run 1:
==> flow/design.v <==
`timescale 1ns / 1ps
module mac #(
	  parameter N = 16
    )(
    input clk,rst,ce,
    input [N-1:0] a,
    input [N-1:0] b,
    input [N-1:0] c,
    output reg [N-1:0] p
    );
always@(posedge clk)
 begin
    if(rst)
    begin
        p<=0;
    end
    else if(ce)
    begin
        p <= (a*b+c);
    end
 end
endmodule
module variable_shift_reg #(parameter width = 8, parameter size = 3) (
input clk,
input ce,
input rst,
input [width-1:0] data_in,
output [width-1:0] data_out
);
reg [width-1:0] sr [size-1:0];
generate
genvar i;
for(i = 0;i < size;i = i + 1)
begin
    always@(posedge clk)
    begin
        if(rst)
        begin
            sr[i] <= 'd0;
        end
        else
        begin
            if(ce)
            begin
                if(i == 'd0)
                begin
                    sr[i] <= data_in;
                end
                else
                begin
                    sr[i] <= sr[i-1];
                end
            end
        end
    end
end
endgenerate
assign data_out = sr[size-1];
endmodule
module convolver #(
parameter n = 9'h010,
parameter k = 9'h003,
parameter s = 1,
parameter N = 16
)(
input clk,
input ce,
input global_rst,
input [N-1:0] activation,
input [(k*k)*16-1:0] weight1,
output[N-1:0] conv_op,
output valid_conv,
output end_conv
);
reg [31:0] count,count2,count3,row_count;
reg en1,en2,en3;
wire [15:0] tmp [k*k+1:0];
wire [15:0] weight [0:k*k-1];
generate
	genvar l;
	for(l=0;l<k*k;l=l+1)
	begin
      assign weight [l][N-1:0] = weight1[N*l +: N];
	end
endgenerate
assign tmp[0] = 32'h0000000;
generate
genvar i;
  for(i = 0;i<k*k;i=i+1)
  begin: MAC
    if((i+1)%k ==0)
    begin
      if(i==k*k-1)
      begin
      mac #(.N(N)) mac(
        .clk(clk),
        .ce(ce),
        .rst(global_rst),
        .a(activation),
        .b(weight[i]),
        .c(tmp[i]),
        .p(conv_op)
        );
      end
      else
      begin
      wire [N-1:0] tmp2;
      mac #(.N(N)) mac(
        .clk(clk),
        .ce(ce),
        .rst(global_rst),
        .a(activation),
        .b(weight[i]),
        .c(tmp[i]),
        .p(tmp2)
        );
      variable_shift_reg #(.width(N),.size(n-k)) SR (
          .clk(clk),
          .ce(ce),
          .rst(global_rst),
          .data_in(tmp2),
          .data_out(tmp[i+1])
          );
      end
    end
    else
    begin
   mac #(.N(N)) mac2(
      .clk(clk),
      .ce(ce),
      .rst(global_rst),
      .a(activation),
      .b(weight[i]),
      .c(tmp[i]),
      .p(tmp[i+1])
      );
    end
  end
endgenerate
always@(posedge clk)
begin
  if(global_rst)
  begin
    count <=0;
    count2<=0;
    count3<=0;
    row_count <= 0;
    en1<=0;
    en2<=1;
    en3<=0;
  end
  else if(ce)
  begin
    if(count == (k-1)*n+k-1)
    begin
      en1 <= 1'b1;
      count <= count+1'b1;
    end
    else
    begin
      count<= count+1'b1;
    end
  if(en1 && en2)
  begin
    if(count2 == n-k)
    begin
      count2 <= 0;
      en2 <= 0 ;
      row_count <= row_count + 1'b1;
    end
    else
    begin
      count2 <= count2 + 1'b1;
    end
  end
  if(~en2)
  begin
  if(count3 == k-2)
  begin
    count3<=0;
    en2 <= 1'b1;
  end
  else
    count3 <= count3 + 1'b1;
  end
  if((((count2 + 1) % s == 0) && (row_count % s == 0))||(count3 == k-2)&&(row_count % s == 0)||(count == (k-1)*n+k-1))
  begin
    en3 <= 1;
  end
  else
    en3 <= 0;
  end
end
	assign end_conv = (count>= n*n+2) ? 1'b1 : 1'b0;
	assign valid_conv = (en1&&en2&&en3);
endmodule
Settings: LEC_CHECK=0, ABC_AREA=0, CAP_MARGIN=20, CELL_PAD_IN_SITES_DETAIL_PLACEMENT=2, CELL_PAD_IN_SITES_GLOBAL_PLACEMENT=2, CORE_MARGIN=4, CORE_UTILIZATION=18, CTS_CLUSTER_SIZE=90, SETUP_SLACK_MARGIN=-0.41, SLEW_MARGIN=25, TNS_END_PERCENT=35; clock period 5.71 ns.
run.sh (not shown) runs the stock make flow with config.mk's settings and CLKGATE_MAP_FILE=.
Every stage of run 1 finished as expected; the final checks, on the other hand, flagged negative setup slack, which means the layout fails.
Edits applied to the flow inputs when going from run 1 to run 2:
==> flow/config.mk <==
export PLATFORM = sky130hd
export DESIGN_NAME = convolver
export DESIGN_NICKNAME = convolver
export VERILOG_FILES = /design/flow/design.v
export SDC_FILE = /design/flow/constraint.sdc
export NUM_CORES = 4
export LEC_CHECK = 0
export CAP_MARGIN = 20
export CORE_MARGIN = 2
export CORE_UTILIZATION = 70
export CTS_CLUSTER_SIZE = 37
export SLEW_MARGIN = 20
==> flow/constraint.sdc <==
create_clock -name core_clock -period 6.36 [get_ports {clk}]
set_input_delay 1.2720 -clock core_clock [delete_from_list [all_inputs] [get_ports {clk}]]
set_output_delay 1.2720 -clock core_clock [all_outputs]
set_load 0.01 [all_outputs]
## What came out
Run 2: flow completed, timing, DRC and antenna clean. Comparing run 1 and run 2, the lower wire length the detailed router placed on met1 was measured on run 2. Taking run 1 as the reference, in run 2 worst-case hold slack climbed 0.0078 ns; worst IR drop on VDD climbed 110%; number of iterations in the first detailed-routing pass climbed 1; utilization climbed 58 points. Run 1 vs run 2, end point of the critical path: MAC[1].genblk1.mac2.p[14] vs MAC[3].genblk1.mac2.p[14].
The inputs of run 3 differ from those of run 2 as listed below.
diff --git a/flow/config.mk b/flow/config.mk
--- a/flow/config.mk
+++ b/flow/config.mk
@@ -10,2 +10 @@
-export CORE_UTILIZATION = 70
-export CTS_CLUSTER_SIZE = 37
+export CORE_UTILIZATION = 40
==> flow/constraint.sdc <==
create_clock -name core_clock -period 7.17 [get_ports {clk}]
set_input_delay 1.4340 -clock core_clock [delete_from_list [all_inputs] [get_ports {clk}]]
set_output_delay 1.4340 -clock core_clock [all_outputs]
set_load 0.01 [all_outputs]
--- outcome ---
Run 3 ended with every stage complete and zero timing, DRC or antenna violations. Run 3: combined global-route utilization of all metal layers is 14 points lower than what run 2 reported. MAC[3].genblk1.mac2.p[14] as the end point of the critical path was reported by run 2, and MAC[1].genblk1.mac2.p[14] by run 3. Run 3 — total buffers and inverters traversed by the critical path 2 higher, run 2 as reference. Of run 3 and run 2, the run reporting the higher clock buffer count from CTS was run 3. Number of placed cells counting well taps sits higher in run 3 than in run 2. Looking at worst-case reg-to-reg path depth, run 3 sits 2 higher than run 2 does.
Relative to run 3, the following input files were edited for run 4:
diff --git a/flow/config.mk b/flow/config.mk
--- a/flow/config.mk
+++ b/flow/config.mk
@@ -8 +8 @@
-export CAP_MARGIN = 20
+export CAP_MARGIN = 15
@@ -10 +10,3 @@
-export CORE_UTILIZATION = 40
+export CORE_UTILIZATION = 72
+export CTS_CLUSTER_SIZE = 37
+export HOLD_SLACK_MARGIN = -0.1
==> flow/constraint.sdc <==
create_clock -name core_clock -period 6.36 [get_ports {clk}]
set_input_delay 1.2720 -clock core_clock [delete_from_list [all_inputs] [get_ports {clk}]]
set_output_delay 1.2720 -clock core_clock [all_outputs]
set_load 0.01 [all_outputs]
Findings:
- Run 4: proportion of power drawn by combinational gates is 2.9 points higher than what run 3 reported.
- The required time at the worst-slack endpoint number comes out higher for run 3 vs run 4.
- Run 4 against run 3: vias after detailed routing now sits higher; count of pins on the block boundary now sits at about the same level; worst hold slack after final layout now sits higher.
- Diff run 3 -> run 4: diode insertion count for antenna repair now sits lower, floorplan die height now sits lower, clock-buffer cell count now sits lower, design area now sits higher.
The inputs of run 5 differ from those of run 4 as listed below.
diff --git a/flow/config.mk b/flow/config.mk
--- a/flow/config.mk
+++ b/flow/config.mk
@@ -8 +8 @@
-export CAP_MARGIN = 15
+export CAP_MARGIN = 10
@@ -10,3 +10,2 @@
-export CORE_UTILIZATION = 72
-export CTS_CLUSTER_SIZE = 37
-export HOLD_SLACK_MARGIN = -0.1
+export CORE_UTILIZATION = 39
+export CTS_CLUSTER_SIZE = 61
==> flow/constraint.sdc <==
create_clock -name core_clock -period 8.0 [get_ports {clk}]
set_input_delay 1.6000 -clock core_clock [delete_from_list [all_inputs] [get_ports {clk}]]
set_output_delay 1.6000 -clock core_clock [all_outputs]
set_load 0.01 [all_outputs]
### Flow results
Diff run 4 -> run 5: worst path required time increased by 1.69 ns relative to the old numbers; non-clock buffer share of cell area moved down; total routing resource utilization after global routing shows a reduction of 16 points.
Run 5 vs run 4: global-route wire length before repair down
In the metrics for run 5 and run 4, the one carrying the lower first-iteration DRC count is run 5.

== run A ==
// convolver: RTL as listed in full above, without the edits since
Settings: LEC_CHECK=0, ABC_AREA=0, CAP_MARGIN=5, CELL_PAD_IN_SITES_DETAIL_PLACEMENT=0, CORE_MARGIN=2, CORE_UTILIZATION=72, CTS_CLUSTER_DIAMETER=28, CTS_CLUSTER_SIZE=20, GPL_ROUTABILITY_DRIVEN=1, MAX_ROUTING_LAYER=met4, SETUP_SLACK_MARGIN=0.46, SLEW_MARGIN=20; clock period 5.11 ns.
Run A finished every stage; the final checks, however, were not passed, the failures being setup timing.
Modified inputs, run B compared to run A
# run A
export LEC_CHECK = 0
export ABC_AREA = 0
export CAP_MARGIN = 5
export CELL_PAD_IN_SITES_DETAIL_PLACEMENT = 0
export CORE_MARGIN = 2
export CORE_UTILIZATION = 72
export CTS_CLUSTER_DIAMETER = 28
export CTS_CLUSTER_SIZE = 20
export GPL_ROUTABILITY_DRIVEN = 1
export MAX_ROUTING_LAYER = met4
export SETUP_SLACK_MARGIN = 0.46
export SLEW_MARGIN = 20
create_clock -name core_clock -period 5.11 [get_ports {clk}]
# run B
export LEC_CHECK = 0
export CAP_MARGIN = 20
export CORE_MARGIN = 2
export CORE_UTILIZATION = 72
export CTS_CLUSTER_SIZE = 37
export PLACE_DENSITY_LB_ADDON = 0.0
export SETUP_SLACK_MARGIN = 1.61
export SLEW_MARGIN = 20
create_clock -name core_clock -period 5.45 [get_ports {clk}]
Delta (run B minus run A): portion of total power attributed to combinational logic up 4.8 points, count of inserted antenna diode cells fell 25. | internal power | run B vs run A | better |. For the number of iterations in the first detailed-routing pass, run B came in 6 lower than run A did. Delta (run B minus run A): number of clock buffers in the layout shrank by 68; met3 routed wirelength shrank by about 40%. Run B had finished all stages when the layout checks came back failing, citing setup timing. Part of the power in the clock network: run A and run B compared, higher one is run A. The lower areal power density over the cells came out of run B.
Changes in run C relative to run B:
# run B
export LEC_CHECK = 0
export CAP_MARGIN = 20
export CORE_MARGIN = 2
export CORE_UTILIZATION = 72
export CTS_CLUSTER_SIZE = 37
export PLACE_DENSITY_LB_ADDON = 0.0
export SETUP_SLACK_MARGIN = 1.61
export SLEW_MARGIN = 20
create_clock -name core_clock -period 5.45 [get_ports {clk}]
# run C
export LEC_CHECK = 0
export CAP_MARGIN = 20
export CORE_MARGIN = 2
export CORE_UTILIZATION = 29
export SLEW_MARGIN = 20
create_clock -name core_clock -period 12.4 [get_ports {clk}]
### Flow results
The clock power in run C is 0.46 times that in run B. Max switching power across run B and run C: run B. Run C vs. run B: non-clock buffer count shows a reduction of 808; number of sinks driven by the clock tree shows no meaningful change. Having completed the whole flow, run C delivered a layout that passed the timing, design-rule and antenna checks. Wire length of the first global-routing pass sits lower in run C than in run B. Multi-input combinational area share ends up lower on run B. Run C: wire length reported by the detailed router 21% below run B. Taking run B as the reference point, the first-iteration DRC count of run C falls by 2,357. Per the comparison of run C with run B, final clock period utilization by the worst path decreased by 41 points relative to the old numbers; worst path arrival time increased 2520 ps; via count down 8,502.
### run C -> run D
# run C
export LEC_CHECK = 0
export CAP_MARGIN = 20
export CORE_MARGIN = 2
export CORE_UTILIZATION = 29
export SLEW_MARGIN = 20
create_clock -name core_clock -period 12.4 [get_ports {clk}]
# run D
export LEC_CHECK = 0
export CAP_MARGIN = 20
export CORE_MARGIN = 2
export CORE_UTILIZATION = 70
export CTS_CLUSTER_SIZE = 37
export SLEW_MARGIN = 20
create_clock -name core_clock -period 5.45 [get_ports {clk}]
### Flow results
- Final checks on run D, whose flow otherwise completed, came back failing, citing setup timing.
- Between run C and run D, standard cell area after detailed placement increased.
- Number of global-route vias before repair up 3,365 in run D wrt run C
- Sort run D and run C by clock network power share desc -> top: run C
- Power density relative to cell area, run D and run C, lower one = run C.
- Worst setup slack was higher in the run labelled run C.
- Slowest cell on the critical path: fa_1 -> run D, buf_4 -> run C
- Run D: clock latency reported for the late side of the worst-skew pair lower than run C
- Taking run C as the reference, in run D via count +4,081; buffer count from post-CTS setup fixing +53.
Input-level comparison between run E and run D:
# run D
export LEC_CHECK = 0
export CAP_MARGIN = 20
export CORE_MARGIN = 2
export CORE_UTILIZATION = 70
export CTS_CLUSTER_SIZE = 37
export SLEW_MARGIN = 20
create_clock -name core_clock -period 5.45 [get_ports {clk}]
# run E
export LEC_CHECK = 0
export CAP_MARGIN = 20
export CORE_MARGIN = 2
export CORE_UTILIZATION = 50
export SLEW_MARGIN = 20
create_clock -name core_clock -period 7.17 [get_ports {clk}]
Notes after the runs:
Run E: no failed stages, no open violations at the end
Delta (run E minus run D): sequential share of layout area higher, maximum fanout along the worst path went up by 2, tally of clock buffers in the finished layout dropped 1.
Diff run E and run D: number of global-route vias before repair higher in run D
Relative to run D, total instance count after detailed placement has gone up in run E.
Cmp run E and run D / register-to-register setup slack / higher: run E
Run E vs run D on final hold slack: run E is the lower one.
Changes in run F relative to run E:
# run E
export LEC_CHECK = 0
export CAP_MARGIN = 20
export CORE_MARGIN = 2
export CORE_UTILIZATION = 50
export SLEW_MARGIN = 20
create_clock -name core_clock -period 7.17 [get_ports {clk}]
# run F
export LEC_CHECK = 0
export CAP_MARGIN = 20
export CORE_MARGIN = 2
export CORE_UTILIZATION = 70
export CTS_CLUSTER_SIZE = 33
export SLEW_MARGIN = 20
create_clock -name core_clock -period 5.57 [get_ports {clk}]
### Flow results
- Run F -> stages 100% | layout checks FAIL | setup timing
- Delta(slack of the critical path, run F - run E) < 0
- Data-path buffer share of cell area in the final layout in run F is 5.2 points above run E.
- For critical path depth, dividing the value from run F by the value from run E gives 1.09.
- Run F against run E: maximum vdd ir drop grew by 1200 uV, number of global-route vias before repair grew by 4,456.
- Comparing met3 demand-to-capacity share in global routing for run F and run E, the smaller number came from run E.
Power is estimated from default activity; no workload was simulated.
